==> willow: inputs <==
Design uart_top, start of the top module:
module uart_top #(
    parameter   OPERAND_WIDTH = 512,
    parameter   ADDER_WIDTH   = 128,
    parameter   NBYTES        = OPERAND_WIDTH / 8,  
    parameter   CLK_FREQ      = 125_000_000,
    parameter   BAUD_RATE     = 7_812_500    
  )  
  (
    input   wire   iClk, iRst,
    input   wire   iRx,
    output  wire   oTx
  );
  reg [NBYTES*8-1:0] rBuffer1, rBuffer2;
  wire [(NBYTES)*8:0] wBuffer3;
  reg [(NBYTES+1)*8-1:0] rBufferRes;
  localparam s_IDLE         = 3'b000;
  localparam s_WAIT_RX1     = 3'b001;
  localparam s_WAIT_RX2     = 3'b010;
  localparam s_ADDITION     = 3'b011;
  localparam s_TX           = 3'b100;
  localparam s_WAIT_TX      = 3'b101;
  localparam s_DONE         = 3'b110;
  localparam s_WAIT_ADD_SUB = 3'b111;
  reg [2:0]   rFSM;  
  reg         rTxStart;
  reg [7:0]   rTxByte;
  wire        wTxBusy;
  wire        wTxDone;
  wire [7:0] wRxByte;
  wire wRxDone;
  uart_tx #(  .CLK_FREQ(CLK_FREQ), .BAUD_RATE(BAUD_RATE) )
  UART_TX_INST
    (.iClk(iClk),
     .iRst(iRst),
     .iTxStart(rTxStart),
     .iTxByte(rTxByte),
     .oTxSerial(oTx),
     .oTxBusy(wTxBusy),
     .oTxDone(wTxDone)
     );
  uart_rx #( .CLK_FREQ(CLK_FREQ), .BAUD_RATE(BAUD_RATE) )
  UART_RX_INST
  (.iClk(iClk),
   .iRst(iRst),
   .iRxSerial(iRx),
   .oRxByte(wRxByte),
   .oRxDone(wRxDone)
   );
   reg r_StartAdd;
  ...
Settings: LEC_CHECK=0, CAP_MARGIN=20, CORE_MARGIN=2, CORE_UTILIZATION=57, CTS_CLUSTER_DIAMETER=41, SETUP_SLACK_MARGIN=1.3, SLEW_MARGIN=20, TNS_END_PERCENT=5; clock period 4.94 ns.
run.sh (not shown) runs the stock make flow with config.mk's settings and CLKGATE_MAP_FILE=.
==> violet (differences from willow) <==
CORE_UTILIZATION = 72   (was 57)
CTS_CLUSTER_DIAMETER = 399   (was 41)
CTS_CLUSTER_SIZE = 10   (was not set)
HOLD_SLACK_MARGIN = 0.3   (was not set)
SETUP_SLACK_MARGIN = not set   (was 1.3)
==> flow/constraint.sdc (replaced) <==
create_clock -name core_clock -period 2.33 [get_ports {iClk}]
set_input_delay 0.4660 -clock core_clock [delete_from_list [all_inputs] [get_ports {iClk}]]
set_output_delay 0.4660 -clock core_clock [all_outputs]
set_load 0.01 [all_outputs]
==> quartz (differences from willow) <==
CORE_UTILIZATION = 26   (was 57)
CTS_CLUSTER_DIAMETER = not set   (was 41)
SETUP_SLACK_MARGIN = not set   (was 1.3)
TNS_END_PERCENT = not set   (was 5)
==> flow/constraint.sdc (replaced) <==
create_clock -name core_clock -period 8.14 [get_ports {iClk}]
set_input_delay 1.6280 -clock core_clock [delete_from_list [all_inputs] [get_ports {iClk}]]
set_output_delay 1.6280 -clock core_clock [all_outputs]
set_load 0.01 [all_outputs]
==> flow_summary.ini <==
; implementation run metrics
[outcome]
status = finished clean

[pwr]
leakagePower_uw = 0.0467
total_power_uw = 59200

[worst_setup_path]
cp.depth = 15
worstPathArrival_ns = 4.55
slowest_delay_ns = 0.54
cp-startpoint = MP_ADDER_INST.regB_Q[100]

[global_routing]
grt_pass1_vias = 83600

[cells_and_area]
fillers = 17000

[drt]
diodes = 26

[timing]
rsz0062_at_grt = yes
Source of the figures above: willow

==> flow_summary.ini <==
; implementation run metrics
[outcome]
status = complete, but fails checks
so_faults = setup timing

[worst_setup_path]
cp-startpoint = MP_ADDER_INST.regB_Q[72]
slowest_delay_ns = 0.54
cp.depth = 16
crit_top_cell = buf_6

[drt]
diodes = 10

[timing]
finalSetupViolations = 322
worst_slack_ns = -1.25
rsz0062_at_grt = yes

[pwr]
leakagePower_uw = 0.0486

[cells_and_area]
fillers = 9300
Source of the figures above: violet

==> flow_summary.ini <==
; implementation run metrics
[outcome]
status = finished clean

[cts]
cts_tree = done
cts_resized = 0

[timing]
rsz0062_at_grt = no

[pwr]
total_power_uw = 31700
seqPwrFrac_pct = 49.8
leakagePower_uw = 0.0442

[logic_synthesis]
synthTopCellsByArea = dfxtp_1 53%, nand2_1 9.1%, a21oi_1 6.4%

[worst_setup_path]
slowest_delay_ns = 0.74
cp.depth = 15
worstPathArrival_ns = 4.94

[floorplan]
ios = 4

[cells_and_area]
comb_cells = 8893
fillers = 47600

[global_routing]
grt_pass1_vias = 79300
grt_overflow = 0
Source of the figures above: quartz


* * *

==> v11 <==
uart_top again, from the RTL that the note above started with.
## uart_top
module uart_top #(
    parameter   OPERAND_WIDTH = 512,
    parameter   ADDER_WIDTH   = 128,
    parameter   NBYTES        = OPERAND_WIDTH / 8,  
    parameter   CLK_FREQ      = 125_000_000,
    parameter   BAUD_RATE     = 7_812_500    
  )  
  (
    input   wire   iClk, iRst,
    input   wire   iRx,
    output  wire   oTx
  );
make LEC_CHECK=0 CAP_MARGIN=20 CORE_MARGIN=2 CORE_UTILIZATION=72 CTS_CLUSTER_DIAMETER=29 CTS_CLUSTER_SIZE=46 PLACE_DENSITY_LB_ADDON=0.25 SETUP_SLACK_MARGIN=0.78 SLEW_MARGIN=20 finish   # period 3.31 ns
==> v17: changes against v11 <==
Settings changed: CAP_MARGIN 20 to 15, CTS_CLUSTER_SIZE 46 to unset, PLACE_DENSITY_LB_ADDON 0.25 to unset.
==> flow/constraint.sdc (replaced) <==
create_clock -name core_clock -period 3.0 [get_ports {iClk}]
set_input_delay 0.6000 -clock core_clock [delete_from_list [all_inputs] [get_ports {iClk}]]
set_output_delay 0.6000 -clock core_clock [all_outputs]
set_load 0.01 [all_outputs]
==> v6: changes against v11 <==
Settings changed: CTS_CLUSTER_DIAMETER 29 to 395, CTS_CLUSTER_SIZE 46 to 14, PLACE_DENSITY_LB_ADDON 0.25 to 0.24, SETUP_SLACK_MARGIN 0.78 to -0.29.
==> flow/constraint.sdc (replaced) <==
create_clock -name core_clock -period 3.08 [get_ports {iClk}]
set_input_delay 0.6160 -clock core_clock [delete_from_list [all_inputs] [get_ports {iClk}]]
set_output_delay 0.6160 -clock core_clock [all_outputs]
set_load 0.01 [all_outputs]
==> run summary <==
Clock skew -> 73.6 ps
Final setup viols -> 97
Max Slew Vio Count -> 4
Max_cap viols -> 2
Crit. path cell count -> 16
Setup slack after layout -> -635 ps
Largest driver fanout on the critical path -> 3
Result of the run -> finished with violations
Layout check fault list -> capacitance limit, slew limit, setup timing
# the run above: v17

==> run summary <==
Final setup viols -> 86
Total number of placement rows -> 149
Clock skew -> 45.5 ps
Largest driver fanout on the critical path -> 3
Critical Path End -> MP_ADDER_INST.regResult[508]$_SDFF_PP0_
Setup slack after layout -> -502 ps
Crit. path cell count -> 13
Layout check fault list -> setup timing
Number of DRC markers after the initial detailed-route iteration -> 9835
Max Slew Vio Count -> 0
Master of the slowest instance on the critical path -> fa_2
Most prevalent standard cell on the critical path -> nor2b_4
Number of distinct standard cells referenced by the synthesized netlist -> 84
Worst IR Drop VDD -> 729 µV
Worst reg-to-reg path cell count -> 13
Non-clock inverter total of the final layout -> 342
Cell-by-cell trace of the critical path -> ha_4 > nor2b_4 > o211ai_1 > a21oi_2 > nor4b_4 > o2111ai_4 > a32oi_4 > nand2_2 > a311oi_4 > o21bai_1 > a21o_1 > fa_2 > nor2b_4
Max_cap viols -> 0
Result of the run -> finished with violations
# the run above: v6

==> run summary <==
Largest driver fanout on the critical path -> 4
Result of the run -> finished with violations
Crit. path cell count -> 14
Max Slew Vio Count -> 0
Final Hold Vio Count -> 0
Clock skew -> 80.2 ps
Setup slack after layout -> -410 ps
Final setup viols -> 75
Cycle use final -> 112%
Cell-by-cell trace of the critical path -> inv_1 > ha_1 > nor4_1 > inv_1 > o2111ai_1 > nand4b_1 > nand2_2 > o211ai_1 > buf_4 > a21oi_4 > nor2_2 > o21bai_1 > fa_2 > nor2b_1
Finished layout cell area -> 146000 µm²
Layout check fault list -> setup timing
# the run above: v11


* * *

==> inputs of indigo <==
Starting RTL as in the previous note.
export LEC_CHECK = 0
export ABC_AREA = 0
export CAP_MARGIN = 20
export CELL_PAD_IN_SITES_DETAIL_PLACEMENT = 0
export CORE_ASPECT_RATIO = 1.47
export CORE_MARGIN = 2
export CORE_UTILIZATION = 72
export CTS_CLUSTER_SIZE = 100
export HOLD_SLACK_MARGIN = 0.18
export MAX_ROUTING_LAYER = met4
export MIN_ROUTING_LAYER = met1
export PLACE_DENSITY_LB_ADDON = 0.11
export SETUP_SLACK_MARGIN = 0.79
export SLEW_MARGIN = 20
export TNS_END_PERCENT = 50
create_clock -name core_clock -period 3.29 [get_ports {iClk}]
==> yarrow: changes against indigo <==
- ABC_AREA: 0 -> not set
- CELL_PAD_IN_SITES_DETAIL_PLACEMENT: 0 -> not set
- CORE_ASPECT_RATIO: 1.47 -> not set
- CTS_CLUSTER_DIAMETER: not set -> 397
- CTS_CLUSTER_SIZE: 100 -> 10
- HOLD_SLACK_MARGIN: 0.18 -> not set
- MAX_ROUTING_LAYER: met4 -> not set
- MIN_ROUTING_LAYER: met1 -> not set
- PLACE_DENSITY_LB_ADDON: 0.11 -> not set
- SETUP_SLACK_MARGIN: 0.79 -> not set
- TNS_END_PERCENT: 50 -> 5
==> flow/constraint.sdc (replaced) <==
create_clock -name core_clock -period 2.33 [get_ports {iClk}]
set_input_delay 0.4660 -clock core_clock [delete_from_list [all_inputs] [get_ports {iClk}]]
set_output_delay 0.4660 -clock core_clock [all_outputs]
set_load 0.01 [all_outputs]
==> cedar: changes against indigo <==
- ABC_AREA: 0 -> not set
- CELL_PAD_IN_SITES_DETAIL_PLACEMENT: 0 -> not set
- CORE_ASPECT_RATIO: 1.47 -> not set
- CORE_UTILIZATION: 72 -> 44
- CTS_CLUSTER_SIZE: 100 -> not set
- HOLD_SLACK_MARGIN: 0.18 -> not set
- MAX_ROUTING_LAYER: met4 -> not set
- MIN_ROUTING_LAYER: met1 -> not set
- PLACE_DENSITY_LB_ADDON: 0.11 -> not set
- SETUP_SLACK_MARGIN: 0.79 -> -0.03
- TNS_END_PERCENT: 50 -> not set
==> flow/constraint.sdc (replaced) <==
create_clock -name core_clock -period 3.51 [get_ports {iClk}]
set_input_delay 0.7020 -clock core_clock [delete_from_list [all_inputs] [get_ports {iClk}]]
set_output_delay 0.7020 -clock core_clock [all_outputs]
set_load 0.01 [all_outputs]
==> metrics.yaml <==
run_status:
  status: "complete, but fails checks"
  check.faults: "negative setup slack"
timing:
  setup_ws_ps: -393
  setup_violations: 53
cts:
  cts_resized: 281
floorplanning:
  die_area_sq_mm: 0.168
  die_y_um: 496
layout:
  regArea_sq_mm: 0.0634
[end of results for indigo]
==> metrics.yaml <==
timing:
  setup_ws_ps: -92.1
  setup_violations: 4
run_status:
  status: "complete, but fails checks"
  check.faults: "negative setup slack"
cts:
  cts_resized: 52
layout:
  regArea_sq_mm: 0.0633
floorplanning:
  die_y_um: 523
[end of results for cedar]
==> metrics.yaml <==
run_status:
  status: "complete, but fails checks"
  check.faults: "negative setup slack"
timing:
  setup_violations: 310
  setup_ws_ps: -1260
cts:
  cts_resized: 211
[end of results for yarrow]

* * *

==> inputs of 02-09 <==
uart_top again, from the RTL that the note above started with.
export LEC_CHECK = 0
export ABC_AREA = 0
export CAP_MARGIN = 20
export CELL_PAD_IN_SITES_DETAIL_PLACEMENT = 0
export CORE_ASPECT_RATIO = 1.15
export CORE_MARGIN = 2
export CORE_UTILIZATION = 72
export CTS_CLUSTER_SIZE = 15
export HOLD_SLACK_MARGIN = 0.18
export MAX_ROUTING_LAYER = met4
export MIN_ROUTING_LAYER = met1
export PLACE_DENSITY_LB_ADDON = 0.25
export SETUP_SLACK_MARGIN = -0.28
export SLEW_MARGIN = 20
export TNS_END_PERCENT = 95
create_clock -name core_clock -period 2.85 [get_ports {iClk}]
==> inputs of 10-14, as changes to 02-09 <==
- ABC_AREA: 0 -> unset
- CELL_PAD_IN_SITES_DETAIL_PLACEMENT: 0 -> unset
- CORE_ASPECT_RATIO: 1.15 -> unset
- CTS_CLUSTER_DIAMETER: unset -> 71
- CTS_CLUSTER_SIZE: 15 -> 11
- HOLD_SLACK_MARGIN: 0.18 -> unset
- MAX_ROUTING_LAYER: met4 -> unset
- MIN_ROUTING_LAYER: met1 -> unset
- PLACE_DENSITY: unset -> 0.41
- PLACE_DENSITY_LB_ADDON: 0.25 -> unset
- SETUP_SLACK_MARGIN: -0.28 -> unset
- TNS_END_PERCENT: 95 -> 5
==> flow/constraint.sdc (replaced) <==
create_clock -name core_clock -period 2.33 [get_ports {iClk}]
set_input_delay 0.4660 -clock core_clock [delete_from_list [all_inputs] [get_ports {iClk}]]
set_output_delay 0.4660 -clock core_clock [all_outputs]
set_load 0.01 [all_outputs]
==> inputs of 11-07, as changes to 02-09 <==
- ABC_AREA: 0 -> unset
- CELL_PAD_IN_SITES_DETAIL_PLACEMENT: 0 -> unset
- CORE_ASPECT_RATIO: 1.15 -> unset
- CTS_CLUSTER_DIAMETER: unset -> 117
- CTS_CLUSTER_SIZE: 15 -> unset
- HOLD_SLACK_MARGIN: 0.18 -> unset
- MAX_ROUTING_LAYER: met4 -> unset
- MIN_ROUTING_LAYER: met1 -> unset
- PLACE_DENSITY_LB_ADDON: 0.25 -> unset
- SETUP_SLACK_MARGIN: -0.28 -> unset
- TNS_END_PERCENT: 95 -> unset
==> flow/constraint.sdc (replaced) <==
create_clock -name core_clock -period 3.53 [get_ports {iClk}]
set_input_delay 0.7060 -clock core_clock [delete_from_list [all_inputs] [get_ports {iClk}]]
set_output_delay 0.7060 -clock core_clock [all_outputs]
set_load 0.01 [all_outputs]
==> inputs of 01-01, as changes to 02-09 <==
- ABC_AREA: 0 -> unset
- CELL_PAD_IN_SITES_DETAIL_PLACEMENT: 0 -> unset
- CORE_ASPECT_RATIO: 1.15 -> unset
- CORE_UTILIZATION: 72 -> 46
- CTS_CLUSTER_SIZE: 15 -> unset
- HOLD_SLACK_MARGIN: 0.18 -> unset
- MAX_ROUTING_LAYER: met4 -> unset
- MIN_ROUTING_LAYER: met1 -> unset
- PLACE_DENSITY_LB_ADDON: 0.25 -> unset
- SETUP_SLACK_MARGIN: -0.28 -> unset
- TNS_END_PERCENT: 95 -> unset
==> flow/constraint.sdc (replaced) <==
create_clock -name core_clock -period 4.2 [get_ports {iClk}]
set_input_delay 0.8400 -clock core_clock [delete_from_list [all_inputs] [get_ports {iClk}]]
set_output_delay 0.8400 -clock core_clock [all_outputs]
set_load 0.01 [all_outputs]
==> notes <==
10-14 ran to the end with violations: setup timing. 01-01 produced a clean layout. 02-09 reached the layout checks and failed them: setup timing. 11-07 completed and failed the layout checks on setup timing.
Core utilization, highest first: 10-14, 02-09, 11-07, 01-01.
The lowest sequential power belongs to 01-01, the highest to 10-14.
Synthesized area is the same in 02-09 and 10-14.
In 02-09 the global-route usage is higher than in 10-14, by 1.3 points.
Routed wire length, highest first: 10-14, 11-07, 02-09, 01-01.
==> figures <==
metric	10-14	11-07	01-01	02-09
Crit path buf inv count	4	2	2	2
Result of the run	complete, but fails checks	complete, but fails checks	finished clean	complete, but fails checks
Violated checks	setup timing	setup timing	-	setup timing
Number of well taps	2189	2189	3384	2173
Maximum fanout encountered on the critical timing path	3	3	3	2
Max stage delay cell, worst path	sky130_fd_sc_hd__or4_4	sky130_fd_sc_hd__or4_4	sky130_fd_sc_hd__nor4_1	sky130_fd_sc_hd__fa_1
Power drawn by the sequential cells	0.0551 W	0.0364 W	0.0306 W	0.0450 W
Post-Place Setup Slack	-1.48 ns	-0.498 ns	0.221 ns	-0.937 ns
Total clock buffers created by CTS	337	316	347	308
Worst VDD drop	0.000979 V	0.000585 V	0.000434 V	0.000877 V
Met1 wire length	132 mm	136 mm	151 mm	130 mm
Area growth from synthesis to final layout	15.9%	12.7%	12.0%	13.9%
Power figures rest on the tool's default switching activity, not on a simulated workload.
